==> flow/design.v (excerpt) <==
module my_chip (
    input logic [11:0] io_in,  
    output logic [11:0] io_out,  
    input logic clock,
    input logic reset  
);
make LEC_CHECK=0 ABC_AREA=1 CAP_MARGIN=5 CELL_PAD_IN_SITES_GLOBAL_PLACEMENT=0 CORE_MARGIN=2 CORE_UTILIZATION=72 MAX_ROUTING_LAYER=met4 PLACE_DENSITY=0.64 SLEW_MARGIN=40 finish   # period 5.83 ns
run.sh (not shown) runs the stock make flow with config.mk's settings and CLKGATE_MAP_FILE=.
The starting point produced a layout that fails on setup timing.
Edit:
- ABC_AREA: 1 -> not set
- CAP_MARGIN: 5 -> 20
- CELL_PAD_IN_SITES_GLOBAL_PLACEMENT: 0 -> not set
- CORE_UTILIZATION: 72 -> 66
- MAX_ROUTING_LAYER: met4 -> not set
- PLACE_DENSITY: 0.64 -> not set
- SETUP_SLACK_MARGIN: not set -> 1.98
- SLEW_MARGIN: 40 -> 20
- clock period: 5.83 -> 7.72 ns (I/O delays scaled with it)
=>
- The new run produced a clean layout
- sequential power is lower by 27%
- combinational power is lower by 39%
- routed wire length is lower by 20%
Edit:
- CORE_UTILIZATION: 66 -> 64
- SETUP_SLACK_MARGIN: 1.98 -> 1.94
- clock period: 7.72 -> 7.0 ns (I/O delays scaled with it)
Power goes up by about 19%.
Cell area goes up by about 3%.
Wire length goes up by about 2.6%.
Die area goes up by about 3%.
Via count barely changes.
Edit:
- ABC_AREA: not set -> 1
- CORE_ASPECT_RATIO: not set -> 1.71
- CORE_UTILIZATION: 64 -> 72
- CTS_CLUSTER_DIAMETER: not set -> 29
- CTS_CLUSTER_SIZE: not set -> 74
- PLACE_DENSITY_LB_ADDON: not set -> 0.27
- SETUP_SLACK_MARGIN: 1.94 -> not set
- clock period: 7.0 -> 5.41 ns (I/O delays scaled with it)
The changed run produced a layout that fails on capacitance limit, slew limit, setup timing.
Total power increases by 60%.
Core utilization went up by 7.9 points.
Final area shrinks by 1.2%.
Global-route usage increases by 14 points.
Via count rises by 31%.
Area after synthesis hardly moves.
Edit:
- ABC_AREA: 1 -> not set
- CORE_ASPECT_RATIO: 1.71 -> not set
- CTS_CLUSTER_DIAMETER: 29 -> not set
- CTS_CLUSTER_SIZE: 74 -> not set
- PLACE_DENSITY_LB_ADDON: 0.27 -> not set
- clock period: 5.41 -> 7.74 ns (I/O delays scaled with it)
Result: The changed run finished with timing, DRC and antenna clean. Power went down by 54%. Setup slack is better by 1.5 ns. Synthesized area hardly moves. Wire length went down by 33%. Global-route usage went down by 12 points. Combinational power went down by 69%. Die size went down by 0.33%.
Edit:
- ABC_AREA: not set -> 1
- PLACE_DENSITY: not set -> 0.8
- SETUP_SLACK_MARGIN: not set -> -0.37
- clock period: 7.74 -> 5.25 ns (I/O delays scaled with it)
With this change the flow finished but failed the layout checks on setup timing; core utilization rises by 3.2 points; routed wire length went up by about 37%; die area hardly moves; sequential share of layout area decreases by 1.2 points; count of clock-buffer cells in the layout grows by 3; sequential power rose by 52%; setup slack gets worse by 1.5 ns; critical path depth rises by 1; cell count came out higher by 22%; cell area rose by 4.1%; global-route usage rose by 7.4 points.


Starting RTL as in the previous note.
Settings: LEC_CHECK=0, CAP_MARGIN=0, CORE_MARGIN=9, CORE_UTILIZATION=35, GPL_TIMING_DRIVEN=0, MIN_ROUTING_LAYER=met2, PLACE_DENSITY_LB_ADDON=0.05, SETUP_SLACK_MARGIN=1.84, SLEW_MARGIN=20; clock period 13.2 ns.
Change:
- CAP_MARGIN: 0 -> 20
- CORE_MARGIN: 9 -> 2
- CORE_UTILIZATION: 35 -> 72
- CTS_CLUSTER_SIZE: unset -> 31
- GPL_TIMING_DRIVEN: 0 -> unset
- MIN_ROUTING_LAYER: met2 -> unset
- PLACE_DENSITY_LB_ADDON: 0.05 -> unset
- SETUP_SLACK_MARGIN: 1.84 -> unset
- clock period: 13.2 -> 8.57 ns (I/O delays scaled with it)
First-iteration DRC count fell by well over a third.
Worst hold slack is worse by 63 ps.
Routed wire length fell by a quarter to a third.
Clock skew fell by 22 ps.
Final cell count fell by about a fifth.
Die area fell by well over a third.
Register-to-register slack is worse by 2200 ps.
Core utilization rose by 37 points.
Setup slack is worse by 2200 ps.
Sequential power rose by well over a third.
Non-clock buffer count fell by 178.
Change:
- CTS_CLUSTER_SIZE: 31 -> unset
- SETUP_SLACK_MARGIN: unset -> -0.49
- clock period: 8.57 -> 6.18 ns (I/O delays scaled with it)
Outcome:
- The changed run completed and failed the layout checks on setup timing
- setup slack loses 1400 ps
- total power grows by well over a third
- design area grows by a few percent
- flip-flop count is unchanged
- synthesized cell count is unchanged
- via count rises by a few percent
- hold slack gets better by 4.5 ps
- cell count increases by a few percent
- wire length goes up by a little under a tenth
Change:
- ABC_AREA: unset -> 1
- CTS_CLUSTER_SIZE: unset -> 96
- PLACE_DENSITY_LB_ADDON: unset -> 0.02
- SETUP_SLACK_MARGIN: -0.49 -> 0.56
- clock period: 6.18 -> 1.86 ns (I/O delays scaled with it)
Result:
- Now the flow did not get past clock tree synthesis (4_1_cts), error DPL-0033
- synthesized cell count climbs by about a fifth
- synthesized area barely changes
- die size stays flat


oak:
Starting RTL as in the previous note.
clock: 6.06 ns
lec_check: 0
cap_margin: 20
core_margin: 2
core_utilization: 57
slew_margin: 20
Completing all stages was not enough for oak: its layout failed the final checks because of setup timing.
The following lists how pine was set up differently from oak:
--- a/flow/config.mk
+++ b/flow/config.mk
@@ -7,0 +8 @@
+export ABC_AREA = 1
@@ -10 +11,5 @@
-export CORE_UTILIZATION = 57
+export CORE_UTILIZATION = 72
+export CTS_CLUSTER_DIAMETER = 400
+export CTS_CLUSTER_SIZE = 15
+export PLACE_DENSITY = 0.8
+export SETUP_SLACK_MARGIN = 0.71
==> flow/constraint.sdc <==
create_clock -name core_clock -period 5.25 [get_ports {clock}]
set_input_delay 1.0500 -clock core_clock [delete_from_list [all_inputs] [get_ports {clock}]]
set_output_delay 1.0500 -clock core_clock [all_outputs]
set_load 0.01 [all_outputs]
Notes after the runs:
- pine vs oak, final routed wirelength across all metal layers went up by about 30%.
- The lower final cell count without fillers of pine and oak is in oak.
- Relative to oak, first-pass GRT wire length has increased by 13000 um in pine.
- Compared with oak, pine shows all-layer global routing usage higher by 13 points.
- pine: complete, dirty (setup timing)
- Sequential share of layout area on pine is up relative to oak.
- As far as total congestion overflow goes, oak and pine are indistinguishable; the numbers are identical.
--- input diff pine..birch ---
--- a/flow/config.mk
+++ b/flow/config.mk
@@ -12,4 +12,4 @@
-export CTS_CLUSTER_DIAMETER = 400
-export CTS_CLUSTER_SIZE = 15
-export PLACE_DENSITY = 0.8
-export SETUP_SLACK_MARGIN = 0.71
+export CTS_CLUSTER_DIAMETER = 28
+export CTS_CLUSTER_SIZE = 47
+export PLACE_DENSITY_LB_ADDON = 0.22
+export SETUP_SLACK_MARGIN = -0.07
==> flow/constraint.sdc <==
create_clock -name core_clock -period 5.53 [get_ports {clock}]
set_input_delay 1.1060 -clock core_clock [delete_from_list [all_inputs] [get_ports {clock}]]
set_output_delay 1.1060 -clock core_clock [all_outputs]
set_load 0.01 [all_outputs]
Notes after the runs:
As the logs show, birch stopped at global routing (5_1_grt) after a tool error, so it never reached the end of the flow.
Compared with pine, in birch post-CTS setup buffer count up 2; post-cts resize count increased by 27 relative to the old numbers; maximum level of the CTS H-tree now sits higher.
birch vs pine — placed instance area dropped about 0.4%.
### birch -> maple
--- a/flow/config.mk
+++ b/flow/config.mk
@@ -8 +7,0 @@
-export ABC_AREA = 1
@@ -11,5 +10 @@
-export CORE_UTILIZATION = 72
-export CTS_CLUSTER_DIAMETER = 28
-export CTS_CLUSTER_SIZE = 47
-export PLACE_DENSITY_LB_ADDON = 0.22
-export SETUP_SLACK_MARGIN = -0.07
+export CORE_UTILIZATION = 53
==> flow/constraint.sdc <==
create_clock -name core_clock -period 9.41 [get_ports {clock}]
set_input_delay 1.8820 -clock core_clock [delete_from_list [all_inputs] [get_ports {clock}]]
set_output_delay 1.8820 -clock core_clock [all_outputs]
set_load 0.01 [all_outputs]
==> comparison <==
- maple: flow completed, timing, DRC and antenna clean
- maple vs. birch: cell count listed in synth_stat.txt -487; floorplan die area +9700 um2; post-synthesis mux area share grew by 9.3 points.


Setup of run A:
Starting RTL as in the previous note.
clock: 8.6 ns
lec_check: 0
abc_area: 1
cap_margin: 10
cell_pad_in_sites_global_placement: 0
core_aspect_ratio: 1.01
core_margin: 4
core_utilization: 51
max_routing_layer: met4
place_density_lb_addon: 0.04
setup_slack_margin: 0.26
slew_margin: 40
> inputs changed (run A -> run B)
# run A
export LEC_CHECK = 0
export ABC_AREA = 1
export CAP_MARGIN = 10
export CELL_PAD_IN_SITES_GLOBAL_PLACEMENT = 0
export CORE_ASPECT_RATIO = 1.01
export CORE_MARGIN = 4
export CORE_UTILIZATION = 51
export MAX_ROUTING_LAYER = met4
export PLACE_DENSITY_LB_ADDON = 0.04
export SETUP_SLACK_MARGIN = 0.26
export SLEW_MARGIN = 40
create_clock -name core_clock -period 8.6 [get_ports {clock}]
# run B
export LEC_CHECK = 0
export ABC_AREA = 1
export CAP_MARGIN = 5
export CELL_PAD_IN_SITES_GLOBAL_PLACEMENT = 0
export CORE_MARGIN = 2
export CORE_UTILIZATION = 72
export CTS_CLUSTER_DIAMETER = 27
export MAX_ROUTING_LAYER = met4
export PLACE_DENSITY = 0.64
export SETUP_SLACK_MARGIN = 1.44
export SLEW_MARGIN = 40
export TNS_END_PERCENT = 5
create_clock -name core_clock -period 5.83 [get_ports {clock}]
[summary]
- Run status, run B: aborted in global routing, error GRT-0232
- Any difference in post-synthesis share of cell area spent on and-or and or-and gates between run A and run B is small enough to ignore.
- On run B: effective utilization at floorplan is 22 points higher than what run A gave.
- [compare] base=run A new=run B: number of cell instances after yosys synthesis held, deepest level of the CTS H-tree climbed 1, number of gates resized after CTS grew by 74, die size lost 31%.
- On run B: core area is 30% lower than what run A gave.
- The cell count after synthesis on run B is in line with that on run A.
- As far as mux share of post-synthesis cell area goes, run B and run A are indistinguishable; the numbers are identical.
#### Input delta (run C over run B)
# run B
export LEC_CHECK = 0
export ABC_AREA = 1
export CAP_MARGIN = 5
export CELL_PAD_IN_SITES_GLOBAL_PLACEMENT = 0
export CORE_MARGIN = 2
export CORE_UTILIZATION = 72
export CTS_CLUSTER_DIAMETER = 27
export MAX_ROUTING_LAYER = met4
export PLACE_DENSITY = 0.64
export SETUP_SLACK_MARGIN = 1.44
export SLEW_MARGIN = 40
export TNS_END_PERCENT = 5
create_clock -name core_clock -period 5.83 [get_ports {clock}]
# run C
export LEC_CHECK = 0
export CAP_MARGIN = 20
export CORE_MARGIN = 2
export CORE_UTILIZATION = 40
export SLEW_MARGIN = 20
create_clock -name core_clock -period 9.41 [get_ports {clock}]
Findings:
Run C finished every stage and its layout cleared the timing, design-rule and antenna checks.
Looking at run C and run B, the post-synth area from yosys stat is a wash.
Comparing run C and run B, the higher synthesized cell count is on run B.
Share of synthesized area spent on multiplexers was higher in run C than in run B.
Netlist area before placement delta (run B -> run C): insignificant
Sequential fraction of the synthesis area: run C vs run B, no meaningful difference
Summary: setup slack at placement, run C better than run B
Run B → run C: xor-xnor portion of the synthesized cell area moved up, core region area now sits higher.
--- input diff run C..run D ---
# run C
export LEC_CHECK = 0
export CAP_MARGIN = 20
export CORE_MARGIN = 2
export CORE_UTILIZATION = 40
export SLEW_MARGIN = 20
create_clock -name core_clock -period 9.41 [get_ports {clock}]
# run D
export LEC_CHECK = 0
export CAP_MARGIN = 10
export CORE_MARGIN = 2
export CORE_UTILIZATION = 40
export CTS_CLUSTER_DIAMETER = 230
export GPL_ROUTABILITY_DRIVEN = 0
export GPL_TIMING_DRIVEN = 0
export SLEW_MARGIN = 35
create_clock -name core_clock -period 12.0 [get_ports {clock}]
## What came out
Delta (run D minus run C): worst setup slack after placement +1100 ps; total power after layout fell about 20%; worst setup slack rose by 1370 ps; number of global-route vias before repair climbed 915. Fraction of synthesized area in multiplexers came out exactly the same in run C and run D. Run D vs run C — register-to-register slack rose 1370 ps. Worst path buffer plus inverter count ends up higher on run D. Detailed route, run D vs run C: via total higher for run D. Across both runs, total internal power was lower for run D than for run C. Placed instance area (run D vs. run C) increases by a few percent.
Power is estimated from default activity; no workload was simulated.
